==> design/flow/design.v <==
`timescale 1ns / 1ps
module compression(
    input [31:0] Ki, Wi,
    input [31:0] ain, bin, cin, din, ein, fin, gin, hin,
    output [31:0] aout, bout, cout, dout, eout, fout, gout, hout
    );
    wire [31:0] S0, S1, T1, T2, Ch_efg, Maj_abc;
    assign S0 = ({ain[1:0],ain[31:2]}) ^ ({ain[12:0],ain[31:13]}) ^ ({ain[21:0],ain[31:22]});
    assign S1 = ({ein[5:0],ein[31:6]}) ^ ({ein[10:0],ein[31:11]}) ^ ({ein[24:0],ein[31:25]});
    assign Maj_abc = (ain & bin) ^ (ain & cin) ^ (bin & cin);
    assign Ch_efg = (ein & fin) ^ (~ein & gin);
    assign T1 = hin + S1 + Ch_efg + Ki + Wi;
    assign T2 = S0 + Maj_abc;
    assign aout = T1 + T2;
    assign bout = ain;
    assign cout = bin;
    assign dout = cin;
    assign eout = din + T1;
    assign fout = ein;
    assign gout = fin;
    assign hout = gin;
endmodule
`timescale 1ns / 1ps
module sigma0(
    input [31:0] X,
    output [31:0] Y
    );
    assign Y = {X[6:0], X[31:7]} ^ {X[17:0], X[31:18]} ^ {3'b000, X[31:3]};
endmodule
module sigma1(
    input [31:0] X,
    output [31:0] Y
    );
    assign Y = {X[16:0], X[31:17]} ^ {X[18:0], X[31:19]} ^ {10'b0000000000, X[31:10]};
endmodule
module expander(
    input [31:0] Wm16, Wm15, Wm7, Wm2,
    output [31:0] Wnext
    );
    wire [31:0] sigmaL0Out, sigmaL1Out;
    sigma0 s0(.X(Wm15), .Y(sigmaL0Out));
    sigma1 s1(.X(Wm2), .Y(sigmaL1Out));
    assign Wnext = sigmaL1Out + Wm7 + sigmaL0Out + Wm16;
endmodule
`timescale 1ns / 1ps
module sha256_core(
    input clk, rst_n,
    input start,                
    input init,                 
    input [511:0] block,        
    output reg ready,
    output reg done,
    output [255:0] hash
    );
    localparam
        H01 = 32'h6A09E667,
        H02 = 32'hBB67AE85,
        H03 = 32'h3C6EF372,
        H04 = 32'hA54FF53A,
        H05 = 32'h510E527F,
        H06 = 32'h9B05688C,
        H07 = 32'h1F83D9AB,
        H08 = 32'h5BE0CD19;
    reg [31:0] H0, H1, H2, H3, H4, H5, H6, H7;
    reg [31:0] a, b, c, d, e, f, g, h;
    reg [31:0] W [0:15];
    reg [6:0] counter;
    reg busy;
    reg [31:0] Ki;
    always @(*)
        begin
            case(counter[5:0])
            6'd0:  Ki = 32'h428a2f98; 6'd1:  Ki = 32'h71374491; 6'd2:  Ki = 32'hb5c0fbcf; 6'd3:  Ki = 32'he9b5dba5;
            6'd4:  Ki = 32'h3956c25b; 6'd5:  Ki = 32'h59f111f1; 6'd6:  Ki = 32'h923f82a4; 6'd7:  Ki = 32'hab1c5ed5;
            6'd8:  Ki = 32'hd807aa98; 6'd9:  Ki = 32'h12835b01; 6'd10: Ki = 32'h243185be; 6'd11: Ki = 32'h550c7dc3;
            6'd12: Ki = 32'h72be5d74; 6'd13: Ki = 32'h80deb1fe; 6'd14: Ki = 32'h9bdc06a7; 6'd15: Ki = 32'hc19bf174;
            6'd16: Ki = 32'he49b69c1; 6'd17: Ki = 32'hefbe4786; 6'd18: Ki = 32'h0fc19dc6; 6'd19: Ki = 32'h240ca1cc;
            6'd20: Ki = 32'h2de92c6f; 6'd21: Ki = 32'h4a7484aa; 6'd22: Ki = 32'h5cb0a9dc; 6'd23: Ki = 32'h76f988da;
            6'd24: Ki = 32'h983e5152; 6'd25: Ki = 32'ha831c66d; 6'd26: Ki = 32'hb00327c8; 6'd27: Ki = 32'hbf597fc7;
            6'd28: Ki = 32'hc6e00bf3; 6'd29: Ki = 32'hd5a79147; 6'd30: Ki = 32'h06ca6351; 6'd31: Ki = 32'h14292967;
            6'd32: Ki = 32'h27b70a85; 6'd33: Ki = 32'h2e1b2138; 6'd34: Ki = 32'h4d2c6dfc; 6'd35: Ki = 32'h53380d13;
            6'd36: Ki = 32'h650a7354; 6'd37: Ki = 32'h766a0abb; 6'd38: Ki = 32'h81c2c92e; 6'd39: Ki = 32'h92722c85;
            6'd40: Ki = 32'ha2bfe8a1; 6'd41: Ki = 32'ha81a664b; 6'd42: Ki = 32'hc24b8b70; 6'd43: Ki = 32'hc76c51a3;
            6'd44: Ki = 32'hd192e819; 6'd45: Ki = 32'hd6990624; 6'd46: Ki = 32'hf40e3585; 6'd47: Ki = 32'h106aa070;
            6'd48: Ki = 32'h19a4c116; 6'd49: Ki = 32'h1e376c08; 6'd50: Ki = 32'h2748774c; 6'd51: Ki = 32'h34b0bcb5;
            6'd52: Ki = 32'h391c0cb3; 6'd53: Ki = 32'h4ed8aa4a; 6'd54: Ki = 32'h5b9cca4f; 6'd55: Ki = 32'h682e6ff3;
            6'd56: Ki = 32'h748f82ee; 6'd57: Ki = 32'h78a5636f; 6'd58: Ki = 32'h84c87814; 6'd59: Ki = 32'h8cc70208;
            6'd60: Ki = 32'h90befffa; 6'd61: Ki = 32'ha4506ceb; 6'd62: Ki = 32'hbef9a3f7; default: Ki = 32'hc67178f2;
            endcase
        end
    wire [31:0] an, bn, cn, dn, en, fn, gn, hn;
    wire [31:0] Wnext;
    compression u_compression(
        .Ki(Ki), .Wi(W[0]),
        .ain(a), .bin(b), .cin(c), .din(d), .ein(e), .fin(f), .gin(g), .hin(h),
        .aout(an), .bout(bn), .cout(cn), .dout(dn), .eout(en), .fout(fn), .gout(gn), .hout(hn)
        );
    expander u_expander(
        .Wm16(W[0]), .Wm15(W[1]), .Wm7(W[9]), .Wm2(W[14]),
        .Wnext(Wnext)
        );
    assign hash = {H0, H1, H2, H3, H4, H5, H6, H7};
    integer i;
    always @(posedge clk)
        begin
            if (~rst_n)
                begin
                    H0 <= H01; H1 <= H02; H2 <= H03; H3 <= H04;
                    H4 <= H05; H5 <= H06; H6 <= H07; H7 <= H08;
                    counter <= 0;
                    busy <= 0;
                    ready <= 1;
                    done <= 0;
                end
            else
                begin
                    done <= 0;
                    if (ready && start)
                        begin
                            if (init)
                                begin
                                    H0 <= H01; H1 <= H02; H2 <= H03; H3 <= H04;
                                    H4 <= H05; H5 <= H06; H6 <= H07; H7 <= H08;
                                    a <= H01; b <= H02; c <= H03; d <= H04;
                                    e <= H05; f <= H06; g <= H07; h <= H08;
                                end
                            else
                                begin
                                    a <= H0; b <= H1; c <= H2; d <= H3;
                                    e <= H4; f <= H5; g <= H6; h <= H7;
                                end
                            for (i = 0; i < 16; i = i + 1)
                                W[i] <= block[511-32*i -: 32];
                            counter <= 0;
                            busy <= 1;
                            ready <= 0;
                        end
                    else if (busy)
                        begin
                            if (counter == 64)
                                begin
                                    H0 <= H0 + a; H1 <= H1 + b; H2 <= H2 + c; H3 <= H3 + d;
                                    H4 <= H4 + e; H5 <= H5 + f; H6 <= H6 + g; H7 <= H7 + h;
                                    busy <= 0;
                                    ready <= 1;
                                    done <= 1;
                                end
                            else
                                begin
                                    a <= an; b <= bn; c <= cn; d <= dn;
                                    e <= en; f <= fn; g <= gn; h <= hn;
                                    for (i = 0; i < 15; i = i + 1)
                                        W[i] <= W[i+1];
                                    W[15] <= Wnext;
                                    counter <= counter + 1;
                                end
                        end
                end
        end
endmodule
==> design/flow/run.sh <==
#!/bin/bash
# the make line also repeats each setting of config.mk as NAME=value (left out here)
make -C /OpenROAD-flow-scripts/flow DESIGN_CONFIG=/design/flow/config.mk WORK_HOME=/design/flow/orfs CLKGATE_MAP_FILE= finish
==> design/flow/config.mk <==
export PLATFORM = sky130hd
export DESIGN_NAME = sha256_core
export DESIGN_NICKNAME = sha256_core
export VERILOG_FILES = /design/flow/design.v
export SDC_FILE = /design/flow/constraint.sdc
export NUM_CORES = 4
export LEC_CHECK = 0
export CAP_MARGIN = 20
export CORE_ASPECT_RATIO = 1.94
export CORE_MARGIN = 2
export CORE_UTILIZATION = 40
export CTS_CLUSTER_DIAMETER = 385
export CTS_CLUSTER_SIZE = 16
export SLEW_MARGIN = 20
export TNS_END_PERCENT = 10
==> design/flow/constraint.sdc <==
create_clock -name core_clock -period 8.0 [get_ports {clk}]
set_input_delay 1.6000 -clock core_clock [delete_from_list [all_inputs] [get_ports {clk}]]
set_output_delay 1.6000 -clock core_clock [all_outputs]
set_load 0.01 [all_outputs]
==> summary.txt, run 1 <==
run results: total CTS buffers ~76, portion of synthesized cell area occupied by the leading cell type 32.3%, antenna violations before repair 19, buffer-and-inverter tally for the worst setup path 4, highest metal layer used by the detailed router met5, clock-pin slew on the worst setup and hold paths about 80 ps, HPWL reported at the end of detailed placement between 200 and 300 mm, chip height slightly below 600 microns, syn nets a little over 9,000, setup ws final between 300 and 400 ps, routed length per placed instance roughly 32 microns, endpoint required time on the critical path 8470 ps, Critical-path top delay cell sky130_fd_sc_hd__edfxtp_1, slowest stage delay, CP 530 ps, min-delay worst type reg -> reg, met2 wire length approximately 170 mm, postcts setup bufs 0, GRT Resource Usage Total a little under two fifths, Worst setup startpoint e[7], type of origin of the critical path flip-flop, number of warning messages in the logs 72, Avg Inst Size Synth ~8.7 sq um, number of buffer cells added on primary ports 773, number of fill cells in the layout 17,234, Worst setup EP type flip-flop, wire length on met3 between 20 and 30 mm, number of hold buffers added after CTS 0, gpl congestion slightly above 1, core utilization at floorplan roughly two fifths, Critical Path End e[27], Synth Register Bits roughly 1,100, Late-Pin Clk Latency around 740 ps, final setup vio count 0, length in cells of the worst reg-to-reg path 29, endpoint arrival time on the critical path just over 8000 ps, final number of hold-violating endpoints 0, post-route non-filler standard cell count approximately 11,000, biggest combinational cell group after synthesis simple AND/OR/NAND/NOR gates, horizontal die dimension slightly above 300 microns, buffer levels on the longest clock path 3, number of stages on the worst hold path 2, number of maximum-capacitance violations 0, number of logic stages on the critical path including buffering 29, Critical R2R Capture e[27], Final period util 95.4%, Max Clock Freq approximately 130 MHz, cell accounting for the most synthesized area sky130_fd_sc_hd__edfxtp_1, fraction of the mapped netlist area in compound gates 15.5%, Async SR Flop Fraction 0%, Top area cell types sky130_fd_sc_hd__edfxtp_1 (32%), sky130_fd_sc_hd__nand2_1 (11%), sky130_fd_sc_hd__dfxtp_1 (8.3%), EDFF count, synth approximately 770, yosys synthesis warning count 3, Synth Seq Share between 40% and 50%, fraction of synthesized area in multiplexers less than 1%, routed length on met1 approximately 110 mm, total length of routed wires around 360 mm, count leader, synth sky130_fd_sc_hd__nand2_1, shortest clock period the worst path allows after layout roughly 7600 ps, unrepaired setup endpoints after global routing no, Basic Gates by Area 19.0%, number of global-route vias before repair 64,487, area share of xor/xnor cells in the synthesized design between 6 and 7%, max-slew violation count 0, TritonCTS clock tree done, core area around 0.18 sq mm, number of nets with antenna violations after routing 0, leftover overflow at the end of global routing 0, Largest delay share family, worst path AND-OR/OR-AND gates, number of remaining DRC errors 0, Post-Syn Area roughly 0.07 sq mm, Post-synth top cells sky130_fd_sc_hd__nand2_1 (2,107), sky130_fd_sc_hd__edfxtp_1 (768), sky130_fd_sc_hd__o21ai_0 (589), sky130_fd_sc_hd__inv_1 (524), sky130_fd_sc_hd__a21oi_1 (496), Worst-Margin Slew ~1300 ps, Net count, final a little under 10,000, path type of the worst setup path reg -> reg, Post-Synth Adder-Cell Area between 10% and 20%, initial detailed-routing violation count 6,172, total cells reported by yosys after synthesis about 8,200, normalized max-slew margin 11.3%, number of H-tree levels 3, distinct cell type count after synthesis approximately 90, iteration tally of the first detailed-router pass 5, dpl cells 11,025, Worst Min Path Start W[13][21], status finished clean, vias per cell roughly 5.8, flip-flop cell with the highest count after synthesis sky130_fd_sc_hd__edfxtp_1, layout overhead on the synthesized area 18.0%, Total Die Area 0.182 sq mm, critical path fanouts, max 6, final total negative setup slack 0 ps, register-to-register setup slack roughly 360 ps, root buffer cell sky130_fd_sc_hd__clkbuf_16, maximum number of pins on one net before global-route repair between 150 and 200, number of placement rows 216, Post-Syn Instances 8,226, endpoint of the worst hold-timing path W[12][21], startpoint of the lowest-slack register-to-register path e[7], Vias between 60,000 and 70,000, I/O Pins between 700 and 800, global-route wire length before repair 487 mm, chip area in the Yosys report a little over 0.07 sq mm, Setup WS pre-CTS a little over 400 ps, final clock skew ~37 ps, number of sinks handled by clock tree synthesis roughly 1,100, number of gates resized after cts 0
[final cells by class]
class                           count  area, sq um  area share (%)
Clock buffer                      127         2140            2.53
Multi-Input combinational cell   6191        38900            46.2
Sequential cell                  1066        29000            34.4
Tap cell                         2289         2860            3.39
Clock inverter                      6          114           0.135
Inverter                          528         1980            2.35
Antenna cell                       15         37.5          0.0445
Timing Repair Buffer              951         9280            11.0
[routing by layer]
layer	track usage [%]	up-vias
met5	0	-
met4	40.1	14
met3	8.98	1094
met2	66.8	2926
met1	34.8	30925
li1	-	29339
[per-stage QoR]
| stage | cell area, sq um | util [%] | hold WS [ps] |
|---|---|---|---|
| floorplan | 71600 | - | 480 |
| CTS | 84300 | 47.4 | 509 |
| global route | 84400 | 47.4 | 530 |
| global placement | 82100 | 46.1 | 496 |
| finish | 84400 | 47.4 | 510 |
| detailed placement | 82100 | 46.1 | 498 |
==> run 2: changes to the inputs <==
Settings changed: CORE_ASPECT_RATIO 1.94 to default, CORE_UTILIZATION 40 to 72, CTS_CLUSTER_DIAMETER 385 to 256, CTS_CLUSTER_SIZE 16 to 99, PLACE_DENSITY from default to 0.39, SETUP_SLACK_MARGIN from default to 1.3, TNS_END_PERCENT 10 to default.
Clock period 8.0 ns to 5.42 ns, I/O delays scaled along.
==> summary.txt, run 2 <==
run metrics: total CTS buffers 14, area share of xor/xnor cells in the synthesized design about 6.9%, cell accounting for the most synthesized area sky130_fd_sc_hd__edfxtp_1, number of sinks handled by clock tree synthesis 1,066, Post-Syn Instances about 8,200, portion of synthesized cell area occupied by the leading cell type between 30 and 40%, Top area cell types sky130_fd_sc_hd__edfxtp_1 (32%), sky130_fd_sc_hd__nand2_1 (11%), sky130_fd_sc_hd__dfxtp_1 (8.3%), I/O Pins about 770, status did not finish, Basic Gates by Area between 10% and 20%, Async SR Flop Fraction 0%, fraction of the mapped netlist area in compound gates approximately 15%, Cell Area, Placed approximately 0.084 sq mm, stopping stage global routing, horizontal die dimension roughly 320 microns, flip-flop cell with the highest count after synthesis sky130_fd_sc_hd__edfxtp_1, number of H-tree levels 1, core area ~0.098 sq mm, core utilization at floorplan 72.6%, count leader, synth sky130_fd_sc_hd__nand2_1, gpl congestion about 1.2, chip area in the Yosys report 0.0715 sq mm, number of placement rows 115, Post-Syn Area 0.0715 sq mm, HPWL reported at the end of detailed placement around 210 mm, Post-synth top cells sky130_fd_sc_hd__nand2_1 (2,107), sky130_fd_sc_hd__edfxtp_1 (768), sky130_fd_sc_hd__o21ai_0 (589), sky130_fd_sc_hd__inv_1 (524), sky130_fd_sc_hd__a21oi_1 (496), Post-Synth Adder-Cell Area between 10 and 15%, distinct cell type count after synthesis 90, syn nets just over 9,000, chip height ~320 microns, root buffer cell sky130_fd_sc_hd__clkbuf_16, total cells reported by yosys after synthesis between 8,000 and 9,000, Avg Inst Size Synth 8.69 sq um, EDFF count, synth roughly 770, fraction of synthesized area in multiplexers less than 1%, Synth Seq Share around two fifths, Setup WS pre-CTS -1450 ps, error message [ERROR GRT-0229] Vertical edge usage exceeds the maximum allowed. (22, 34) usage=65535 limit=2200, Total Die Area between 0.1 and 0.15 sq mm, yosys synthesis warning count 3, Synth Register Bits roughly 1,100, buffer levels on the longest clock path 3, number of buffer cells added on primary ports about 770, biggest combinational cell group after synthesis simple AND/OR/NAND/NOR gates
## run 2: timing repair
| action | 4_1_cts |
|---|---|
| resized | 351 |
| gates cloned | 0 |
| pin swaps | 195 |
| buffers inserted | 81 |
| hold buffers | 0 |
| setup endpoints to repair | 94 |
## run 2: through the flow
| stage | cells | TNS [ps] | utilization (%) |
|---|---|---|---|
| after detailed placement | 10364 | -41870 | 85.2 |
| after CTS | 10469 | -34380 | 87.9 |
| after global placement | 10364 | -34260 | 85.2 |
| after floorplan | 8226 | -7052410 | - |
==> run 3: changes to the inputs <==
Settings changed: CORE_UTILIZATION 72 to 66, CTS_CLUSTER_DIAMETER 256 to default, CTS_CLUSTER_SIZE 99 to 64, HOLD_SLACK_MARGIN from default to -0.08, MAX_ROUTING_LAYER from default to met4, PLACE_DENSITY 0.39 to 0.6, SETUP_SLACK_MARGIN 1.3 to default.
Clock period 5.42 ns to 5.74 ns, I/O delays scaled along.
==> summary.txt, run 3 <==
run results: status failed layout checks, failed layout checks negative setup slack, endpoint required time on the critical path between 6000 and 7000 ps, Worst Min Path Start W[10][6], Worst setup startpoint e[11], final number of hold-violating endpoints 0, final setup vio count roughly 52, path type of the worst setup path reg -> reg, portion of synthesized cell area occupied by the leading cell type approximately a third, critical path fanouts, max 2, number of hold buffers added after CTS 0, total CTS buffers roughly 110, Max Clock Freq 136 MHz, TritonCTS clock tree done, chip height between 300 and 400 microns, HPWL reported at the end of detailed placement 217 mm, number of warning messages in the logs between 60 and 70, number of remaining DRC errors 0, gpl congestion 1.11, Async SR Flop Fraction 0%, final instance area between 0.09 and 0.1 sq mm, Total Die Area roughly 0.11 sq mm, Synth Register Bits approximately 1,100, iteration tally of the first detailed-router pass 17, number of global-route vias before repair around 71,000, biggest combinational cell group after synthesis simple AND/OR/NAND/NOR gates, max-slew violation count 0, horizontal die dimension around 330 microns, cell accounting for the most synthesized area sky130_fd_sc_hd__edfxtp_1, core area between 0.1 and 0.15 sq mm, syn nets 9,327, distinct cell type count after synthesis approximately 90, vias per cell about 7, min-delay worst type reg -> reg, setup ws final -1590 ps, flip-flop cell with the highest count after synthesis sky130_fd_sc_hd__edfxtp_1, Post-Synth Adder-Cell Area between 10% and 20%, final total negative setup slack -43,080 ps, GRT Resource Usage Total between 50% and 60%, Critical-path top delay cell sky130_fd_sc_hd__o21ai_0, number of stages on the worst hold path 2, maximum number of pins on one net before global-route repair roughly 240, Post-synth top cells sky130_fd_sc_hd__nand2_1 (2,107), sky130_fd_sc_hd__edfxtp_1 (768), sky130_fd_sc_hd__o21ai_0 (589), sky130_fd_sc_hd__inv_1 (524), sky130_fd_sc_hd__a21oi_1 (496), Largest delay share family, worst path AND-OR/OR-AND gates, Vias about 76,000, global-route wire length before repair approximately 450 mm, Final period util 128%, initial detailed-routing violation count 14,404, total cells reported by yosys after synthesis ~8,200, Synth Seq Share ~40%, endpoint of the worst hold-timing path W[9][6], core utilization at floorplan about two thirds, clock-pin slew on the worst setup and hold paths roughly 70 ps, fraction of synthesized area in multiplexers 0.611%, count leader, synth sky130_fd_sc_hd__nand2_1, Avg Inst Size Synth around 8.7 sq um, yosys synthesis warning count 3, Critical Path End e[26], unrepaired setup endpoints after global routing yes, dpl cells 10,552, Cell Area, Placed between 0.08 and 0.09 sq mm, chip area in the Yosys report 0.0715 sq mm, fraction of the mapped netlist area in compound gates roughly 15%, startpoint of the lowest-slack register-to-register path e[11], I/O Pins 774, shortest clock period the worst path allows after layout 7330 ps, Critical R2R Capture e[26], length in cells of the worst reg-to-reg path 30, antenna violations before repair approximately 73, number of logic stages on the critical path including buffering 30, type of origin of the critical path flip-flop, Post-Syn Instances 8,226, layout overhead on the synthesized area 26.3%, buffer-and-inverter tally for the worst setup path 6, EDFF count, synth 768, worst hold slack after final layout between 400 and 500 ps, number of nets with antenna violations after routing 0, leftover overflow at the end of global routing 0, number of H-tree levels 3, Worst setup EP type flip-flop, number of sinks handled by clock tree synthesis about 1,100, Worst-Margin Slew ~1200 ps, buffer levels on the longest clock path 3, register-to-register setup slack -1590 ps, final clock skew 71.4 ps, number of buffer cells added on primary ports roughly 770, area share of xor/xnor cells in the synthesized design 6.88%, routed length per placed instance 29.9 microns, slowest stage delay, CP 690 ps, Net count, final approximately 10,000, Basic Gates by Area 19.0%, Top area cell types sky130_fd_sc_hd__edfxtp_1 (32%), sky130_fd_sc_hd__nand2_1 (11%), sky130_fd_sc_hd__dfxtp_1 (8.3%), post-route non-filler standard cell count ~11,000, total length of routed wires between 300 and 400 mm, number of maximum-capacitance violations 0, Late-Pin Clk Latency about 830 ps, number of placement rows roughly 120, normalized max-slew margin 18.2%, Setup WS pre-CTS -1080 ps, endpoint arrival time on the critical path approximately 7800 ps, root buffer cell sky130_fd_sc_hd__clkbuf_16, Final Util between 80% and 90%, Post-Syn Area between 0.07 and 0.08 sq mm
## run 3: what timing repair did
| item | in CTS | in global routing |
|---|---|---|
| resized | 156 | 95 |
| endpoints found under the hold margin | 0 | 0 |
| setup buffers | 31 | 28 |
| setup endpoints to repair | 47 | 50 |
| pin swaps | 101 | 81 |
## run 3: cell type report
type / instances / area, sq um
timing repair buffer: 1413 / 12900
tap: 1403 / 1760
clock buffer: 131 / 3010
antenna: 94 / 235
fill: 5743 / 16900
clock inverter: 79 / 1010
multi-input combinational: 6191 / 40400
sequential: 1066 / 29000
inverter: 528 / 1990
## run 3: routing by layer
| metal | wire, microns | vias up | GRT usage, % |
|---|---|---|---|
| met2 | 131000 | 8096 | 78.3 |
| met4 | 38400 | 0 | 45.3 |
| met3 | 55500 | 2739 | 20.1 |
| li1 | - | 30488 | - |
| met1 | 101000 | 34202 | 65.2 |
| met5 | 0 | - | - |
==> run 4: changes to the inputs <==
Settings changed: CORE_UTILIZATION 66 to 58, CTS_CLUSTER_SIZE 64 to default, HOLD_SLACK_MARGIN -0.08 to default, MAX_ROUTING_LAYER met4 to default.
Clock period 5.74 ns to 5.48 ns, I/O delays scaled along.
==> summary.txt, run 4 <==
run results: status failed layout checks, failed layout checks negative setup slack, Late-Pin Clk Latency ~800 ps, maximum number of pins on one net before global-route repair around 240, EDFF count, synth around 770, cell seen most often among critical-path stages sky130_fd_sc_hd__fa_1, Max Clock Freq around 150 MHz, horizontal die dimension 355 microns, core area 0.122 sq mm, number of nets with antenna violations after routing 0, number of logic stages on the critical path including buffering 31, register-to-register setup slack -1390 ps, number of H-tree levels 3, I/O Pins between 700 and 800, endpoint of the worst hold-timing path W[9][26], Worst Min Path Start W[10][26], HPWL reported at the end of detailed placement roughly 220 mm, shortest clock period the worst path allows after layout 6870 ps, Worst-Margin Slew approximately 1100 ps, path type of the worst setup path reg -> reg, flip-flop cell with the highest count after synthesis sky130_fd_sc_hd__edfxtp_1, number of warning messages in the logs 73, buffer levels on the longest clock path 3, total cells reported by yosys after synthesis around 8,200, Synth Seq Share between 40% and 50%, fraction of the mapped netlist area in compound gates ~15%, max-slew violation count 0, normalized max-slew margin approximately a quarter, antenna violations before repair 64, number of global-route vias before repair just under 70,000, Net count, final 10,435, Final Util 73.9%, TritonCTS clock tree done, number of stages on the worst hold path 2, number of placement rows 128, vias per cell around 6.5, Async SR Flop Fraction 0%, clock-pin slew on the worst setup and hold paths around 60 ps, Sequential Area ~0.029 sq mm, Avg Inst Size Synth ~8.7 sq um, portion of synthesized cell area occupied by the leading cell type roughly 32%, Total Die Area approximately 0.13 sq mm, setup ws final -1390 ps, number of fill cells in the layout 8,355, total CTS buffers about 110, total length of routed wires about 310 mm, leftover overflow at the end of global routing 0, chip area in the Yosys report ~0.07 sq mm, Critical R2R Capture a[29], core utilization at floorplan roughly 60%, number of hold buffers added after CTS 0, final setup vio count about 50, Worst setup EP type flip-flop, distinct cell type count after synthesis 90, fraction of synthesized area in multiplexers less than 1%, Basic Gates by Area roughly a fifth, Post-Synth Adder-Cell Area about 12%, final clock skew a little under 80 ps, footprint of the multi-input gates between 0.04 and 0.05 sq mm, initial detailed-routing violation count 12,735, gpl congestion between 1 and 1.5, root buffer cell sky130_fd_sc_hd__clkbuf_16, global-route wire length before repair between 400 and 500 mm, min-delay worst type reg -> reg, count leader, synth sky130_fd_sc_hd__nand2_1, buffer-and-inverter tally for the worst setup path 5, final number of hold-violating endpoints 0, layout overhead on the synthesized area 26.1%, syn nets 9,327, Final period util 125%, Post-Syn Area 0.0715 sq mm, critical path fanouts, max 3, Critical-path top delay cell sky130_fd_sc_hd__fa_1, iteration tally of the first detailed-router pass 9, final total negative setup slack -40,120 ps, routed length per placed instance between 20 and 30 microns, Worst setup startpoint g[1], area share of xor/xnor cells in the synthesized design under 10%, startpoint of the lowest-slack register-to-register path g[1], Post-Syn Instances ~8,200, cell accounting for the most synthesized area sky130_fd_sc_hd__edfxtp_1, endpoint required time on the critical path roughly 6000 ps, Largest delay share family, worst path adder cells, endpoint arrival time on the critical path approximately 7400 ps, type of origin of the critical path flip-flop, slowest stage delay, CP 530 ps, biggest combinational cell group after synthesis simple AND/OR/NAND/NOR gates, chip height roughly 360 microns, Critical Path End a[29], Vias about 72,000, number of remaining DRC errors 0, Synth Register Bits ~1,100, GRT Resource Usage Total around 48%, Post-synth top cells sky130_fd_sc_hd__nand2_1 (2,107), sky130_fd_sc_hd__edfxtp_1 (768), sky130_fd_sc_hd__o21ai_0 (589), sky130_fd_sc_hd__inv_1 (524), sky130_fd_sc_hd__a21oi_1 (496), yosys synthesis warning count 3, number of maximum-capacitance violations 0, Top area cell types sky130_fd_sc_hd__edfxtp_1 (32%), sky130_fd_sc_hd__nand2_1 (11%), sky130_fd_sc_hd__dfxtp_1 (8.3%), length in cells of the worst reg-to-reg path 31, number of sinks handled by clock tree synthesis about 1,100, unrepaired setup endpoints after global routing yes, number of buffer cells added on primary ports roughly 770
[run 4: repair_timing]
action	in CTS	in global routing
pin swaps	79	55
setup buffers	21	14
gates cloned	0	0
endpoints found under the setup margin	50	54
gates resized	135	76
[run 4: final cells by class]
type                            instances  area share (%)
Tap cell                             1625            2.25
Timing Repair Buffer                 1434            14.5
Sequential cell                      1066            32.2
Clock buffer                          137            3.31
Multi-Input combinational cell       6191            44.6
Inverter                              528            2.20
Antenna cell                           52           0.144
Clock inverter                         71           0.873
[run 4: stage by stage]
step           worst slack (ps)  instance area [sq um]  cells  hold WS [ps]
6_report                  -1390                  90200  11104           485
5_1_grt                   -1670                  90200  11094           490
4_1_cts                   -1350                  89600  11042           479
3_5_place_dp              -1610                  85100  10816           496
3_3_place_gp              -1510                  85100  10816           480
2_1_floorplan             -9110                  72000   8226           480
[run 4: metal layers]
layer  share of wire (%)  vias to the layer above  global-route usage [%]
li1                    -                    30476                       -
met1                  35                    33585                    60.3
met2                  42                     6230                    70.1
met3                  14                     1576                    15.4
met4                 8.5                       26                    31.4
met5               0.093                        -                       0
==> run 5: changes to the inputs <==
Settings changed: PLACE_DENSITY 0.6 to default.
Clock period 5.48 ns to 4.4 ns, I/O delays scaled along.
==> summary.txt, run 5 <==
run results: Vias 72,834, normalized max-slew margin about a third, unrepaired setup endpoints after global routing yes, worst hold slack after final layout 496 ps, core utilization at floorplan 58.6%, iteration tally of the first detailed-router pass 10, number of nets with antenna violations after routing 0, Async SR Flop Fraction 0%, Post-Syn Instances approximately 8,200, final setup vio count approximately 78, number of warning messages in the logs between 60 and 70, final number of hold-violating endpoints 0, initial detailed-routing violation count 12,518, distinct cell type count after synthesis approximately 90, Synth Seq Share between 40% and 50%, global-route wire length before repair around 440 mm, endpoint arrival time on the critical path roughly 7300 ps, total CTS buffers 112, length in cells of the worst reg-to-reg path 32, slowest stage delay, CP roughly 570 ps, syn nets 9,327, Largest delay share family, worst path adder cells, Late-Pin Clk Latency roughly 800 ps, area share of xor/xnor cells in the synthesized design approximately 7%, layout overhead on the synthesized area 30.7%, endpoint required time on the critical path 4910 ps, startpoint of the lowest-slack register-to-register path e[3], path type of the worst setup path reg -> reg, Critical-path top delay cell sky130_fd_sc_hd__fa_1, antenna violations before repair about 50, number of hold buffers added after CTS 0, Net count, final 10,693, buffer-and-inverter tally for the worst setup path 8, leftover overflow at the end of global routing 0, Synth Register Bits between 1,000 and 1,500, failed layout checks negative setup slack, number of logic stages on the critical path including buffering 32, final clock skew about 75 ps, horizontal die dimension roughly 360 microns, buffer levels on the longest clock path 3, type of origin of the critical path flip-flop, total cells reported by yosys after synthesis approximately 8,200, Avg Inst Size Synth 8.69 sq um, Critical Path End a[25], flip-flop cell with the highest count after synthesis sky130_fd_sc_hd__edfxtp_1, gpl congestion a little over 1, clock-pin slew on the worst setup and hold paths roughly 70 ps, total length of routed wires roughly 310 mm, Max Clock Freq ~150 MHz, number of stages on the worst hold path 2, Post-Syn Area 0.0715 sq mm, number of fill cells in the layout about 8,100, routed length per placed instance around 27 microns, Critical R2R Capture a[25], Worst-Margin Slew between 1000 and 1500 ps, Total Die Area ~0.13 sq mm, number of sinks handled by clock tree synthesis 1,066, number of remaining DRC errors 0, yosys synthesis warning count 3, cell accounting for the most synthesized area sky130_fd_sc_hd__edfxtp_1, min-delay worst type reg -> reg, Post-synth top cells sky130_fd_sc_hd__nand2_1 (2,107), sky130_fd_sc_hd__edfxtp_1 (768), sky130_fd_sc_hd__o21ai_0 (589), sky130_fd_sc_hd__inv_1 (524), sky130_fd_sc_hd__a21oi_1 (496), endpoint of the worst hold-timing path W[9][27], EDFF count, synth 768, number of buffer cells added on primary ports between 700 and 800, critical path fanouts, max 3, chip area in the Yosys report between 0.07 and 0.08 sq mm, portion of synthesized cell area occupied by the leading cell type between 30 and 40%, status failed layout checks, root buffer cell sky130_fd_sc_hd__clkbuf_16, vias per cell roughly 6.4, setup ws final -2370 ps, Basic Gates by Area 19.0%, register-to-register setup slack -2370 ps, Final period util 154%, I/O Pins about 770, core area approximately 0.12 sq mm, biggest combinational cell group after synthesis simple AND/OR/NAND/NOR gates, number of placement rows about 130, fraction of the mapped netlist area in compound gates approximately 15%, max-slew violation count 0, count leader, synth sky130_fd_sc_hd__nand2_1, number of global-route vias before repair 68,573, number of maximum-capacitance violations 0, TritonCTS clock tree done, maximum number of pins on one net before global-route repair 198, Top area cell types sky130_fd_sc_hd__edfxtp_1 (32%), sky130_fd_sc_hd__nand2_1 (11%), sky130_fd_sc_hd__dfxtp_1 (8.3%), Final Util between 70 and 80%, chip height 355 microns, fraction of synthesized area in multiplexers 0.611%, Worst Min Path Start W[10][27], Post-Synth Adder-Cell Area approximately 12%, GRT Resource Usage Total a little under half, Worst setup startpoint e[3], Worst setup EP type flip-flop, HPWL reported at the end of detailed placement around 230 mm, number of H-tree levels 3, shortest clock period the worst path allows after layout between 6000 and 7000 ps
[run 5: repair_timing]
action,CTS,global route
setup endpoints to repair,80,86
pin swaps,173,162
gates resized,255,195
buffers inserted,39,47
[run 5: metal layers]
layer	wire length (microns)	part of all wire [%]	GRT usage, %	vias to the layer above
met3	43400	14	13.1	1459
met4	26200	8.4	29.1	10
met1	109000	35	60.4	34248
met5	68	0.022	0	-
met2	133000	43	69.5	6128
li1	-	-	-	30989
[run 5: area by class of cell]
cell class                      count  area, sq um  area share (%)
Multi-Input combinational cell   6191        41200            44.1
Sequential cell                  1066        29000            31.1
Timing Repair Buffer             1693        15200            16.3
Clock buffer                      143         3080            3.30
Tap cell                         1625         2030            2.18
Inverter                          528         1990            2.13
Clock inverter                     69          732           0.783
Antenna cell                       54          135           0.145
[run 5: metrics by stage]
| stage | instance area (sq um) | TNS (ps) | setup WS, ps | cells |
|---|---|---|---|---|
| 6_report | 93400 | -102310 | -2370 | 11369 |
| 5_1_grt | 93400 | -112750 | -2590 | 11362 |
| 4_1_cts | 92100 | -94610 | -2340 | 11283 |
| 3_5_place_dp | 87000 | -104910 | -2540 | 11042 |
| 3_3_place_gp | 87000 | -99620 | -2430 | 11042 |
| 2_1_floorplan | 72100 | -7724800 | -9980 | 8226 |
==> run 6: changes to the inputs <==
Settings changed: CORE_UTILIZATION 58 to 65, CTS_CLUSTER_DIAMETER from default to 359, MAX_ROUTING_LAYER from default to met4, PLACE_DENSITY from default to 0.6.
Clock period 4.4 ns to 6.28 ns, I/O delays scaled along.
==> summary.txt, run 6 <==
run results: status failed layout checks, failed layout checks negative setup slack, number of warning messages in the logs about 80, startpoint of the lowest-slack register-to-register path e[1], horizontal die dimension 336 microns, number of buffer cells added on primary ports 773, Worst setup EP type flip-flop, number of hold buffers added after CTS 0, Vias between 70,000 and 80,000, cell accounting for the most synthesized area sky130_fd_sc_hd__edfxtp_1, Post-Syn Area ~0.071 sq mm, number of logic stages on the critical path including buffering 31, biggest combinational cell group after synthesis simple AND/OR/NAND/NOR gates, TritonCTS clock tree done, GRT Resource Usage Total around 55%, clock-pin slew on the worst setup and hold paths approximately 70 ps, Worst-Margin Slew approximately 1200 ps, Avg Inst Size Synth approximately 8.7 sq um, final clock skew approximately 34 ps, HPWL reported at the end of detailed placement between 200 and 250 mm, Net count, final 10,277, global-route wire length before repair 441 mm, I/O Pins approximately 770, endpoint arrival time on the critical path 7350 ps, Critical Path End a[31], path type of the worst setup path reg -> reg, number of stages on the worst hold path 2, Cell Area, Placed ~0.083 sq mm, Total Die Area about 0.11 sq mm, yosys synthesis warning count 3, Largest delay share family, worst path adder cells, number of remaining DRC errors 0, number of sinks handled by clock tree synthesis about 1,100, root buffer cell sky130_fd_sc_hd__clkbuf_16, fraction of synthesized area in multiplexers less than 1%, register-to-register setup slack -600 ps, Synth Seq Share 40.6%, distinct cell type count after synthesis about 90, Top area cell types sky130_fd_sc_hd__edfxtp_1 (32%), sky130_fd_sc_hd__nand2_1 (11%), sky130_fd_sc_hd__dfxtp_1 (8.3%), syn nets approximately 9,300, chip height roughly 340 microns, Sequential Area around 0.029 sq mm, footprint of the multi-input gates 0.0400 sq mm, vias per cell 6.82, portion of synthesized cell area occupied by the leading cell type roughly a third, critical path fanouts, max 3, final setup vio count 30, maximum number of pins on one net before global-route repair between 200 and 300, chip area in the Yosys report between 0.07 and 0.08 sq mm, gpl congestion ~1.1, buffer levels on the longest clock path 3, number of global-route vias before repair 69,371, antenna violations before repair approximately 67, routed length per placed instance about 29 microns, fraction of the mapped netlist area in compound gates 15.5%, flip-flop cell with the highest count after synthesis sky130_fd_sc_hd__edfxtp_1, total cells reported by yosys after synthesis between 8,000 and 9,000, endpoint of the worst hold-timing path W[10][25], endpoint required time on the critical path ~6800 ps, Post-synth top cells sky130_fd_sc_hd__nand2_1 (2,107), sky130_fd_sc_hd__edfxtp_1 (768), sky130_fd_sc_hd__o21ai_0 (589), sky130_fd_sc_hd__inv_1 (524), sky130_fd_sc_hd__a21oi_1 (496), number of maximum-capacitance violations 0, Worst setup startpoint e[1], final total negative setup slack -10,300 ps, shortest clock period the worst path allows after layout ~7000 ps, leftover overflow at the end of global routing 0, layout overhead on the synthesized area 23.9%, total CTS buffers 114, Max Clock Freq between 100 and 150 MHz, core area 0.109 sq mm, number of H-tree levels 3, final number of hold-violating endpoints 0, min-delay worst type reg -> reg, core utilization at floorplan 65.6%, Final Util between 80% and 90%, Basic Gates by Area 19.0%, Final period util 110%, Late-Pin Clk Latency about 760 ps, iteration tally of the first detailed-router pass 15, initial detailed-routing violation count around 15,000, buffer-and-inverter tally for the worst setup path 5, final instance area 0.0886 sq mm, length in cells of the worst reg-to-reg path 31, Synth Register Bits about 1,100, area share of xor/xnor cells in the synthesized design 6.88%, Async SR Flop Fraction 0%, Worst Min Path Start W[11][25], number of placement rows around 120, Post-Syn Instances around 8,200, type of origin of the critical path flip-flop, slowest stage delay, CP between 500 and 600 ps, count leader, synth sky130_fd_sc_hd__nand2_1, max-slew violation count 0, Post-Synth Adder-Cell Area 12.3%, Critical-path top delay cell sky130_fd_sc_hd__fa_1, total length of routed wires ~310 mm, setup ws final -601 ps, Critical R2R Capture a[31], unrepaired setup endpoints after global routing yes, number of fill cells in the layout roughly 6,400, EDFF count, synth about 770, normalized max-slew margin approximately 18%, number of nets with antenna violations after routing 0
[run 6: metal layers]
layer | wire [microns] | vias to the layer above | global-route usage, %
met4 | 32400 | 0 | 40.9
li1 | - | 30226 | -
met1 | 101000 | 33703 | 64.7
met2 | 129000 | 7374 | 75.8
met3 | 50400 | 2167 | 19.6
met5 | 0 | - | -
[run 6: per-stage QoR]
step	cells	hold WS (ps)	worst slack, ps
after floorplan	8226	480	-8470
after global placement	10431	487	-533
after detailed placement	10431	500	-632
after CTS	10659	511	-468
after global routing	10764	534	-792
final	10776	509	-601
[run 6: what timing repair did]
item | CTS | global route
endpoints found under the hold margin | 0 | 0
gates resized | 100 | 115
pin swaps | 75 | 100
setup buffers | 19 | 27
setup endpoints to repair | 33 | 39
[run 6: layout make-up]
class                           instances  share of cell area, %
Clock buffer                          155                   3.57
Antenna cell                           91                  0.257
Clock inverter                         56                  0.718
Tap cell                             1414                   2.00
Multi-Input combinational cell       6191                   45.1
Inverter                              528                   2.24
Sequential cell                      1066                   32.8
Timing Repair Buffer                 1275                   13.3
==> run 7: changes to the inputs <==
Settings changed: ABC_AREA from default to 0, CAP_MARGIN 20 to 10, CELL_PAD_IN_SITES_DETAIL_PLACEMENT from default to 1, CELL_PAD_IN_SITES_GLOBAL_PLACEMENT from default to 1, CORE_ASPECT_RATIO from default to 1.39, CORE_UTILIZATION 65 to 27, CTS_CLUSTER_DIAMETER 359 to default, MAX_ROUTING_LAYER met4 to default, PLACE_DENSITY 0.6 to default, PLACE_DENSITY_LB_ADDON from default to 0.05, SETUP_SLACK_MARGIN from default to 1.08, SLEW_MARGIN 20 to 10.
Clock period 6.28 ns to 5.79 ns, I/O delays scaled along.
==> summary.txt, run 7 <==
run results: cell accounting for the most synthesized area sky130_fd_sc_hd__edfxtp_1, TritonCTS clock tree done, clock-pin slew on the worst setup and hold paths about 60 ps, Worst-Margin Slew approximately 1100 ps, total CTS buffers about 140, portion of synthesized cell area occupied by the leading cell type approximately a third, gpl congestion 0.921, number of stages on the worst hold path 2, Total Die Area 0.269 sq mm, failed layout checks negative setup slack, Worst setup EP type flip-flop, Max Clock Freq about 140 MHz, vias per cell around 5, Worst setup startpoint e[3], EDFF count, synth around 770, Net count, final ~11,000, count leader, synth sky130_fd_sc_hd__nand2_1, routed length per placed instance slightly above 30 microns, Worst Min Path Start W[13][30], final total negative setup slack -32,220 ps, area share of xor/xnor cells in the synthesized design under 10%, endpoint arrival time on the critical path around 7500 ps, core utilization at floorplan about 27%, number of fill cells in the layout about 30,000, critical path fanouts, max 3, Critical R2R Capture a[29], maximum number of pins on one net before global-route repair 179, distinct cell type count after synthesis 90, Late-Pin Clk Latency 850 ps, Basic Gates by Area between 10% and 20%, yosys synthesis warning count 3, number of warning messages in the logs between 60 and 70, Post-Synth Adder-Cell Area roughly an eighth, total length of routed wires between 300 and 400 mm, number of H-tree levels 4, number of nets with antenna violations after routing 0, global-route wire length before repair 546 mm, layout overhead on the synthesized area 33.3%, initial detailed-routing violation count about 3,500, horizontal die dimension around 440 microns, type of origin of the critical path flip-flop, fraction of synthesized area in multiplexers less than 1%, Critical-path top delay cell sky130_fd_sc_hd__fa_1, normalized max-slew margin 25.2%, antenna violations before repair 31, number of buffer cells added on primary ports slightly below 800, final number of hold-violating endpoints 0, Critical Path End a[29], number of sinks handled by clock tree synthesis ~1,100, biggest combinational cell group after synthesis simple AND/OR/NAND/NOR gates, final clock skew approximately 63 ps, min-delay worst type reg -> reg, Top area cell types sky130_fd_sc_hd__edfxtp_1 (32%), sky130_fd_sc_hd__nand2_1 (11%), sky130_fd_sc_hd__dfxtp_1 (8.3%), I/O Pins 774, buffer levels on the longest clock path 4, final setup vio count about 45, Final period util 120%, setup ws final -1130 ps, number of placement rows 222, number of hold buffers added after CTS 0, root buffer cell sky130_fd_sc_hd__clkbuf_16, register-to-register setup slack -1130 ps, fraction of the mapped netlist area in compound gates ~15%, number of logic stages on the critical path including buffering 33, cell seen most often among critical-path stages sky130_fd_sc_hd__fa_1, number of maximum-capacitance violations 0, Async SR Flop Fraction 0%, path type of the worst setup path reg -> reg, endpoint of the worst hold-timing path W[12][30], shortest clock period the worst path allows after layout just under 7000 ps, length in cells of the worst reg-to-reg path 33, Largest delay share family, worst path adder cells, number of global-route vias before repair 70,289, Final Util a little over a third, flip-flop cell with the highest count after synthesis sky130_fd_sc_hd__edfxtp_1, unrepaired setup endpoints after global routing yes, startpoint of the lowest-slack register-to-register path e[3], Post-Syn Instances about 8,000, iteration tally of the first detailed-router pass 5, core area around 0.26 sq mm, chip height slightly above 600 microns, syn nets around 9,300, total cells reported by yosys after synthesis approximately 8,200, HPWL reported at the end of detailed placement approximately 310 mm, Post-synth top cells sky130_fd_sc_hd__nand2_1 (2,107), sky130_fd_sc_hd__edfxtp_1 (768), sky130_fd_sc_hd__o21ai_0 (589), sky130_fd_sc_hd__inv_1 (524), sky130_fd_sc_hd__a21oi_1 (496), Post-Syn Area a little over 0.07 sq mm, slowest stage delay, CP a little over 500 ps, max-slew violation count 0, number of remaining DRC errors 0, leftover overflow at the end of global routing 0, Synth Seq Share between 40% and 50%, endpoint required time on the critical path ~6300 ps, buffer-and-inverter tally for the worst setup path 8, Avg Inst Size Synth about 8.7 sq um, Vias around 66,000, GRT Resource Usage Total around 29%, Synth Register Bits between 1,000 and 1,500, status failed layout checks, chip area in the Yosys report approximately 0.07 sq mm
run 7: routing by layer:
metal | up-vias | GRT usage, % | routed length [microns]
met5 | - | 0 | 145
met4 | 22 | 13.9 | 22900
met3 | 587 | 3.79 | 15500
met2 | 1638 | 53.5 | 208000
met1 | 33258 | 31.5 | 150000
li1 | 30714 | - | -
run 7: through the flow:
stage          area, sq um  hold slack [ps]  setup WS, ps  instances
4_1_cts              94200              491         -1090      13003
5_1_grt              95300              499         -1450      13053
6_report             95300              494         -1130      13066
2_1_floorplan        72100              480         -8870       8226
3_3_place_gp         87900              488         -1520      12697
3_5_place_dp         87900              503         -1560      12697
run 7: cell type report:
class / count / area (sq um) / share of cell area (%)
clock buffer: 184 / 3800 / 3.99
sequential: 1066 / 29000 / 30.5
inverter: 528 / 1990 / 2.09
antenna: 20 / 50.0 / 0.0525
multi-input combinational: 6191 / 41200 / 43.2
clock inverter: 61 / 634 / 0.666
tap: 3472 / 4340 / 4.56
timing repair buffer: 1544 / 14200 / 14.9
run 7: timing repair:
action	CTS	global route
endpoints found under the setup margin	72	71
endpoints found under the hold margin	0	0
buffers inserted	61	43
gates resized	289	139
pin swaps	164	141
==> run 8: changes to the inputs <==
Settings changed: CELL_PAD_IN_SITES_DETAIL_PLACEMENT 1 to 0, CELL_PAD_IN_SITES_GLOBAL_PLACEMENT 1 to default, CORE_ASPECT_RATIO 1.39 to default, CORE_UTILIZATION 27 to 58, SETUP_SLACK_MARGIN 1.08 to default, SLEW_MARGIN 10 to 15.
==> summary.txt, run 8 <==
run results: status failed layout checks, failed layout checks negative setup slack, TritonCTS clock tree done, endpoint required time on the critical path roughly 6300 ps, Vias about 69,000, Largest delay share family, worst path adder cells, Async SR Flop Fraction 0%, path type of the worst setup path reg -> reg, Max Clock Freq around 150 MHz, Critical Path End a[29], Basic Gates by Area between 10% and 20%, Post-Syn Instances 8,226, GRT Resource Usage Total between 40% and 50%, antenna violations before repair about 45, length in cells of the worst reg-to-reg path 33, gpl congestion 1.09, fraction of the mapped netlist area in compound gates roughly 15%, biggest combinational cell group after synthesis simple AND/OR/NAND/NOR gates, shortest clock period the worst path allows after layout roughly 6900 ps, Post-Synth Adder-Cell Area 12.3%, number of stages on the worst hold path 1, final clock skew just over 70 ps, area share of xor/xnor cells in the synthesized design 6.88%, number of placement rows about 130, global-route wire length before repair ~420 mm, setup ws final -1070 ps, number of nets with antenna violations after routing 0, routed length per placed instance approximately 26 microns, chip height approximately 360 microns, final setup vio count roughly 45, Synth Seq Share 40.6%, root buffer cell sky130_fd_sc_hd__clkbuf_16, core utilization at floorplan between 50% and 60%, Top area cell types sky130_fd_sc_hd__edfxtp_1 (32%), sky130_fd_sc_hd__nand2_1 (11%), sky130_fd_sc_hd__dfxtp_1 (8.3%), normalized max-slew margin about 29%, endpoint arrival time on the critical path 7360 ps, Final Util ~73%, final number of hold-violating endpoints 0, Worst setup startpoint e[0], Final period util 119%, syn nets a little over 9,000, count leader, synth sky130_fd_sc_hd__nand2_1, iteration tally of the first detailed-router pass 6, endpoint of the worst hold-timing path H3[31], register-to-register setup slack -1070 ps, number of fill cells in the layout ~9,000, Net count, final just over 10,000, Post-synth top cells sky130_fd_sc_hd__nand2_1 (2,107), sky130_fd_sc_hd__edfxtp_1 (768), sky130_fd_sc_hd__o21ai_0 (589), sky130_fd_sc_hd__inv_1 (524), sky130_fd_sc_hd__a21oi_1 (496), total cells reported by yosys after synthesis ~8,200, routed length on met1 between 100 and 150 mm, horizontal die dimension 355 microns, flip-flop cell with the highest count after synthesis sky130_fd_sc_hd__edfxtp_1, Late-Pin Clk Latency approximately 780 ps, slowest stage delay, CP between 500 and 600 ps, Critical R2R Capture a[29], leftover overflow at the end of global routing 0, number of buffer cells added on primary ports 773, vias per cell around 6.2, critical path fanouts, max 3, unrepaired setup endpoints after global routing yes, met2 wire length about 130 mm, Setup WS pre-CTS -1120 ps, HPWL reported at the end of detailed placement approximately 220 mm, type of origin of the critical path flip-flop, layout overhead on the synthesized area 25.4%, chip area in the Yosys report 0.0715 sq mm, max-slew violation count 0, cell accounting for the most synthesized area sky130_fd_sc_hd__edfxtp_1, number of H-tree levels 3, Critical-path top delay cell sky130_fd_sc_hd__fa_1, Total Die Area about 0.13 sq mm, buffer-and-inverter tally for the worst setup path 7, number of sinks handled by clock tree synthesis 1,066, Worst-Margin Slew roughly 1100 ps, total CTS buffers between 100 and 150, initial detailed-routing violation count around 11,000, clock-pin slew on the worst setup and hold paths 60 ps, Synth Register Bits between 1,000 and 1,500, min-delay worst type reg -> reg, portion of synthesized cell area occupied by the leading cell type approximately a third, distinct cell type count after synthesis ~90, total length of routed wires approximately 290 mm, Post-Syn Area between 0.07 and 0.08 sq mm, EDFF count, synth approximately 770, number of warning messages in the logs around 74, buffer levels on the longest clock path 3, number of logic stages on the critical path including buffering 33, cell seen most often among critical-path stages sky130_fd_sc_hd__inv_2, wire length on met3 roughly 38 mm, maximum number of pins on one net before global-route repair approximately 210, number of hold buffers added after CTS 0, number of global-route vias before repair 64,655, number of remaining DRC errors 0, Worst Min Path Start H3[31], highest metal layer used by the detailed router met5, core area 0.122 sq mm, startpoint of the lowest-slack register-to-register path e[0], Worst setup EP type flip-flop, yosys synthesis warning count 3, Avg Inst Size Synth 8.69 sq um, number of maximum-capacitance violations 0, fraction of synthesized area in multiplexers less than 1%, I/O Pins between 700 and 800
==> run 8: repair_timing <==
action | 4_1_cts | 5_1_grt
pin swaps | 87 | 75
gates resized | 152 | 105
setup buffers | 32 | 23
cloned | 0 | 0
setup endpoints to repair | 46 | 49
==> run 8: metal layers <==
| layer | vias to the layer above | track usage, % |
|---|---|---|
| li1 | 30366 | - |
| met5 | - | 0 |
| met2 | 4784 | 66.0 |
| met1 | 32644 | 59.1 |
| met3 | 928 | 12.1 |
| met4 | 18 | 24.1 |
==> run 8: stage by stage <==
step | hold WS, ps | instances | TNS (ps) | instance area, sq um
floorplan | 480 | 8226 | -6814300 | 71900
global placement | 472 | 10735 | -22950 | 84300
detailed placement | 476 | 10735 | -30510 | 84300
CTS | 491 | 10981 | -20720 | 89000
global route | 524 | 11029 | -35480 | 89600
finish | 499 | 11033 | -27060 | 89600
==> run 8: cell type report <==
| class | instances | area, sq um | area share, % |
|---|---|---|---|
| clock inverter | 66 | 662 | 0.738 |
| multi-input combinational | 6191 | 40300 | 44.9 |
| inverter | 528 | 1990 | 2.22 |
| antenna | 38 | 95.1 | 0.106 |
| tap | 1625 | 2030 | 2.27 |
| clock buffer | 152 | 3090 | 3.44 |
| timing repair buffer | 1367 | 12500 | 13.9 |
| sequential | 1066 | 29000 | 32.4 |
==> run 9: changes to the inputs <==
Settings changed: ABC_AREA 0 to default, CAP_MARGIN 10 to 40, CELL_PAD_IN_SITES_DETAIL_PLACEMENT 0 to default, CORE_ASPECT_RATIO from default to 0.5, CORE_UTILIZATION 58 to 72, CTS_CLUSTER_DIAMETER from default to 399, CTS_CLUSTER_SIZE from default to 98, PLACE_DENSITY_LB_ADDON 0.05 to 0.07, SETUP_SLACK_MARGIN from default to 0.92, SLEW_MARGIN 15 to 20, TNS_END_PERCENT from default to 5.
Clock period 5.79 ns to 3.77 ns, I/O delays scaled along.
==> summary.txt, run 9 <==
run metrics: Top area cell types sky130_fd_sc_hd__edfxtp_1 (32%), sky130_fd_sc_hd__nand2_1 (11%), sky130_fd_sc_hd__dfxtp_1 (8.3%), Post-synth top cells sky130_fd_sc_hd__nand2_1 (2,107), sky130_fd_sc_hd__edfxtp_1 (768), sky130_fd_sc_hd__o21ai_0 (589), sky130_fd_sc_hd__inv_1 (524), sky130_fd_sc_hd__a21oi_1 (496), chip area in the Yosys report between 0.07 and 0.08 sq mm, number of buffer cells added on primary ports between 700 and 800, fraction of the mapped netlist area in compound gates 15.5%, number of placement rows just over 80, buffer levels on the longest clock path 3, Setup WS pre-CTS -3570 ps, leftover overflow at the end of global routing between 500 and 600, Synth Seq Share 40.6%, horizontal die dimension 450 microns, stopping stage global routing, count leader, synth sky130_fd_sc_hd__nand2_1, yosys synthesis warning count 3, total CTS buffers 14, root buffer cell sky130_fd_sc_hd__clkbuf_16, cell accounting for the most synthesized area sky130_fd_sc_hd__edfxtp_1, area share of xor/xnor cells in the synthesized design under 10%, fraction of synthesized area in multiplexers 0.611%, flip-flop cell with the highest count after synthesis sky130_fd_sc_hd__edfxtp_1, portion of synthesized cell area occupied by the leading cell type about a third, core area 0.0981 sq mm, Post-Syn Area 0.0715 sq mm, status did not finish, HPWL reported at the end of detailed placement 225 mm, number of H-tree levels 1, number of hold buffers added after CTS 0, Post-Synth Adder-Cell Area about an eighth, GRT Resource Usage Total 85.8%, Async SR Flop Fraction 0%, distinct cell type count after synthesis around 90, Synth Register Bits between 1,000 and 1,500, syn nets 9,327, biggest combinational cell group after synthesis simple AND/OR/NAND/NOR gates, gpl congestion approximately 1.3, EDFF count, synth between 700 and 800, chip height approximately 230 microns, I/O Pins about 770, Post-Syn Instances 8,226, dpl cells 10,753, Total Die Area approximately 0.10 sq mm, number of sinks handled by clock tree synthesis approximately 1,100, total cells reported by yosys after synthesis approximately 8,000, core utilization at floorplan 72.9%, error message [ERROR GRT-0232] Routing congestion too high. Check the congestion heatmap in the GUI., Avg Inst Size Synth a little under 9 sq um, Basic Gates by Area about a fifth
[run 9: routing by layer]
metal	GRT usage, %	GRT overflow
met4	86.1	160
met3	78.1	40
met2	97.1	252
met1	83.5	48
met5	60.7	11
[run 9: timing repair]
action	4_1_cts
buffers inserted	11
pin swaps	311
gates resized	540
endpoints found under the setup margin	266
hold endpoints to repair	0
[run 9: stage by stage]
step	area, sq um	setup TNS, ps
4_1_cts	89200	-154080
3_5_place_dp	86300	-173430
3_3_place_gp	86200	-161760
2_1_floorplan	71600	-8163830
==> run 10: changes to the inputs <==
Settings changed: ABC_AREA from default to 0, CAP_MARGIN 40 to 35, CELL_PAD_IN_SITES_DETAIL_PLACEMENT from default to 1, CELL_PAD_IN_SITES_GLOBAL_PLACEMENT from default to 3, CORE_ASPECT_RATIO 0.5 to 1.39, CORE_MARGIN 2 to 8, CORE_UTILIZATION 72 to 58, CTS_CLUSTER_DIAMETER 399 to 180, CTS_CLUSTER_SIZE 98 to 58, GPL_TIMING_DRIVEN from default to 1, MAX_ROUTING_LAYER from default to met4, PLACE_DENSITY_LB_ADDON 0.07 to 0.05, SETUP_SLACK_MARGIN 0.92 to 1.06, SLEW_MARGIN 20 to 30, TNS_END_PERCENT 5 to default.
Clock period 3.77 ns to 7.39 ns, I/O delays scaled along.
==> summary.txt, run 10 <==
run metrics: core utilization at floorplan about three fifths, Post-Syn Instances slightly above 8,000, Synth Seq Share about two fifths, EDFF count, synth around 770, stopping stage global placement without I/O, Top area cell types sky130_fd_sc_hd__edfxtp_1 (32%), sky130_fd_sc_hd__nand2_1 (11%), sky130_fd_sc_hd__dfxtp_1 (8.3%), Avg Inst Size Synth about 8.7 sq um, flip-flop cell with the highest count after synthesis sky130_fd_sc_hd__edfxtp_1, Post-Synth Adder-Cell Area between 10 and 15%, distinct cell type count after synthesis roughly 90, error message [ERROR FLW-0024] Place density exceeds 1.0 (current PLACE_DENSITY_LB_ADDON =  0.05). Please check if the value of  PLACE_DENSITY_LB_ADDON is between 0 and 0.99., count leader, synth sky130_fd_sc_hd__nand2_1, biggest combinational cell group after synthesis simple AND/OR/NAND/NOR gates, chip height about 430 microns, yosys synthesis warning count 3, Synth Register Bits 1,066, Total Die Area around 0.13 sq mm, status did not finish, Post-Syn Area about 0.07 sq mm, total cells reported by yosys after synthesis just over 8,000, Basic Gates by Area a little under a fifth, Post-synth top cells sky130_fd_sc_hd__nand2_1 (2,107), sky130_fd_sc_hd__edfxtp_1 (768), sky130_fd_sc_hd__o21ai_0 (589), sky130_fd_sc_hd__inv_1 (524), sky130_fd_sc_hd__a21oi_1 (496), Async SR Flop Fraction 0%, horizontal die dimension ~310 microns, syn nets approximately 9,300, cell accounting for the most synthesized area sky130_fd_sc_hd__edfxtp_1, fraction of synthesized area in multiplexers less than 1%, core area 0.123 sq mm, portion of synthesized cell area occupied by the leading cell type between 30% and 40%, fraction of the mapped netlist area in compound gates around 15%, number of placement rows between 150 and 200, chip area in the Yosys report ~0.07 sq mm, area share of xor/xnor cells in the synthesized design 6.88%
==> run 11: changes to the inputs <==
Settings changed: ABC_AREA 0 to default, CAP_MARGIN 35 to 20, CELL_PAD_IN_SITES_DETAIL_PLACEMENT 1 to default, CORE_ASPECT_RATIO 1.39 to 1.87, CORE_MARGIN 8 to 6, CORE_UTILIZATION 58 to 40, CTS_CLUSTER_DIAMETER 180 to 319, CTS_CLUSTER_SIZE 58 to default, GPL_TIMING_DRIVEN 1 to default, HOLD_SLACK_MARGIN from default to 0.3, MIN_ROUTING_LAYER from default to met1, PLACE_DENSITY_LB_ADDON 0.05 to 0.2, SETUP_SLACK_MARGIN 1.06 to default, SLEW_MARGIN 30 to 20.
Clock period 7.39 ns to 10.8 ns, I/O delays scaled along.
==> summary.txt, run 11 <==
run results: gpl congestion 1.03, Avg Inst Size Synth approximately 8.7 sq um, total CTS buffers approximately 110, final clock skew between 60 and 70 ps, core utilization at floorplan 40.4%, Sequential Area roughly 0.029 sq mm, root buffer cell sky130_fd_sc_hd__clkbuf_16, antenna violations before repair 20, Total Die Area around 0.19 sq mm, cell seen most often among critical-path stages sky130_fd_sc_hd__inv_1, yosys synthesis warning count 3, postcts setup bufs 0, I/O Pins about 770, buffer-and-inverter tally for the worst setup path 5, number of buffer cells added on primary ports between 700 and 800, Basic Gates by Area a little under a fifth, biggest combinational cell group after synthesis simple AND/OR/NAND/NOR gates, global-route wire length before repair 495 mm, number of gates resized after cts 0, Worst-Margin Slew around 1400 ps, core area ~0.18 sq mm, number of remaining DRC errors 0, Worst Min Path Start W[15][6], Final period util 78.8%, horizontal die dimension approximately 320 microns, shortest clock period the worst path allows after layout 8510 ps, final setup vio count 0, Net count, final just under 10,000, unrepaired setup endpoints after global routing no, endpoint required time on the critical path 11,270 ps, Cell Area, Placed approximately 0.081 sq mm, leftover overflow at the end of global routing 0, layout overhead on the synthesized area 19.1%, distinct cell type count after synthesis approximately 90, Vias about 64,000, Worst setup startpoint e[11], number of stages on the worst hold path 2, number of fill cells in the layout about 17,000, iteration tally of the first detailed-router pass 8, Worst setup EP type flip-flop, footprint of the multi-input gates 0.0389 sq mm, min-delay worst type reg -> reg, number of global-route vias before repair 64,806, fraction of the mapped netlist area in compound gates 15.5%, setup ws final between 2000 and 2500 ps, Synth Register Bits between 1,000 and 1,500, flip-flop cell with the highest count after synthesis sky130_fd_sc_hd__edfxtp_1, syn nets 9,327, Critical R2R Capture a[26], path type of the worst setup path reg -> reg, number of maximum-capacitance violations 0, cell accounting for the most synthesized area sky130_fd_sc_hd__edfxtp_1, area share of xor/xnor cells in the synthesized design under 10%, chip height 590 microns, startpoint of the lowest-slack register-to-register path e[11], Synth Seq Share between 40% and 50%, length in cells of the worst reg-to-reg path 27, Post-Syn Instances slightly above 8,000, number of sinks handled by clock tree synthesis roughly 1,100, normalized max-slew margin between 9 and 10%, Post-synth top cells sky130_fd_sc_hd__nand2_1 (2,107), sky130_fd_sc_hd__edfxtp_1 (768), sky130_fd_sc_hd__o21ai_0 (589), sky130_fd_sc_hd__inv_1 (524), sky130_fd_sc_hd__a21oi_1 (496), routed length per placed instance around 32 microns, critical path fanouts, max 6, number of warning messages in the logs 69, max-slew violation count 0, fraction of synthesized area in multiplexers less than 1%, buffer levels on the longest clock path 3, number of nets with antenna violations after routing 0, Largest delay share family, worst path AND-OR/OR-AND gates, Async SR Flop Fraction 0%, number of hold buffers added after CTS 0, endpoint arrival time on the critical path around 9000 ps, status finished clean, initial detailed-routing violation count approximately 5,700, type of origin of the critical path flip-flop, maximum number of pins on one net before global-route repair around 200, Post-Syn Area 0.0715 sq mm, number of logic stages on the critical path including buffering 27, Post-Synth Adder-Cell Area roughly an eighth, chip area in the Yosys report 0.0715 sq mm, GRT Resource Usage Total 37.8%, register-to-register setup slack about 2300 ps, endpoint of the worst hold-timing path W[14][6], final instance area ~0.085 sq mm, Critical Path End a[26], HPWL reported at the end of detailed placement roughly 290 mm, TritonCTS clock tree done, portion of synthesized cell area occupied by the leading cell type 32.3%, number of placement rows about 210, Setup WS pre-CTS around 2700 ps, vias per cell 5.73, Top area cell types sky130_fd_sc_hd__edfxtp_1 (32%), sky130_fd_sc_hd__nand2_1 (11%), sky130_fd_sc_hd__dfxtp_1 (8.3%), final number of hold-violating endpoints 0, count leader, synth sky130_fd_sc_hd__nand2_1, EDFF count, synth 768, total cells reported by yosys after synthesis around 8,000, Late-Pin Clk Latency about 800 ps, number of H-tree levels 3, total length of routed wires 364 mm, Critical-path top delay cell sky130_fd_sc_hd__o41ai_1, Max Clock Freq between 100 and 150 MHz, clock-pin slew on the worst setup and hold paths about 70 ps, slowest stage delay, CP just under 1000 ps
-- run 11: final cells by class --
type | instances | share of cell area, %
Antenna cell | 21 | 0.0617
Clock inverter | 70 | 0.880
Inverter | 528 | 2.33
Multi-Input combinational cell | 6191 | 45.7
Tap cell | 2343 | 3.44
Clock buffer | 135 | 3.46
Timing Repair Buffer | 861 | 10.0
Sequential cell | 1066 | 34.1
-- run 11: per-stage QoR --
step           hold slack (ps)   TNS, ps  std cells  util (%)
3_3_place_gp               484         0      10989      46.0
4_1_cts                    512         0      11194      48.0
2_1_floorplan              480  -3731640       8226         -
6_report                   514         0      11215      48.1
5_1_grt                    534         0      11210      48.1
3_5_place_dp               500         0      10989      46.0
-- run 11: metal layers --
layer / vias up / global-route usage, % / part of all wire (%)
met5: - / - / 0
li1: 29299 / - / -
met3: 1022 / 6.52 / 5.9
met4: 0 / 34.3 / 12
met1: 31260 / 34.8 / 32
met2: 2726 / 66.1 / 50
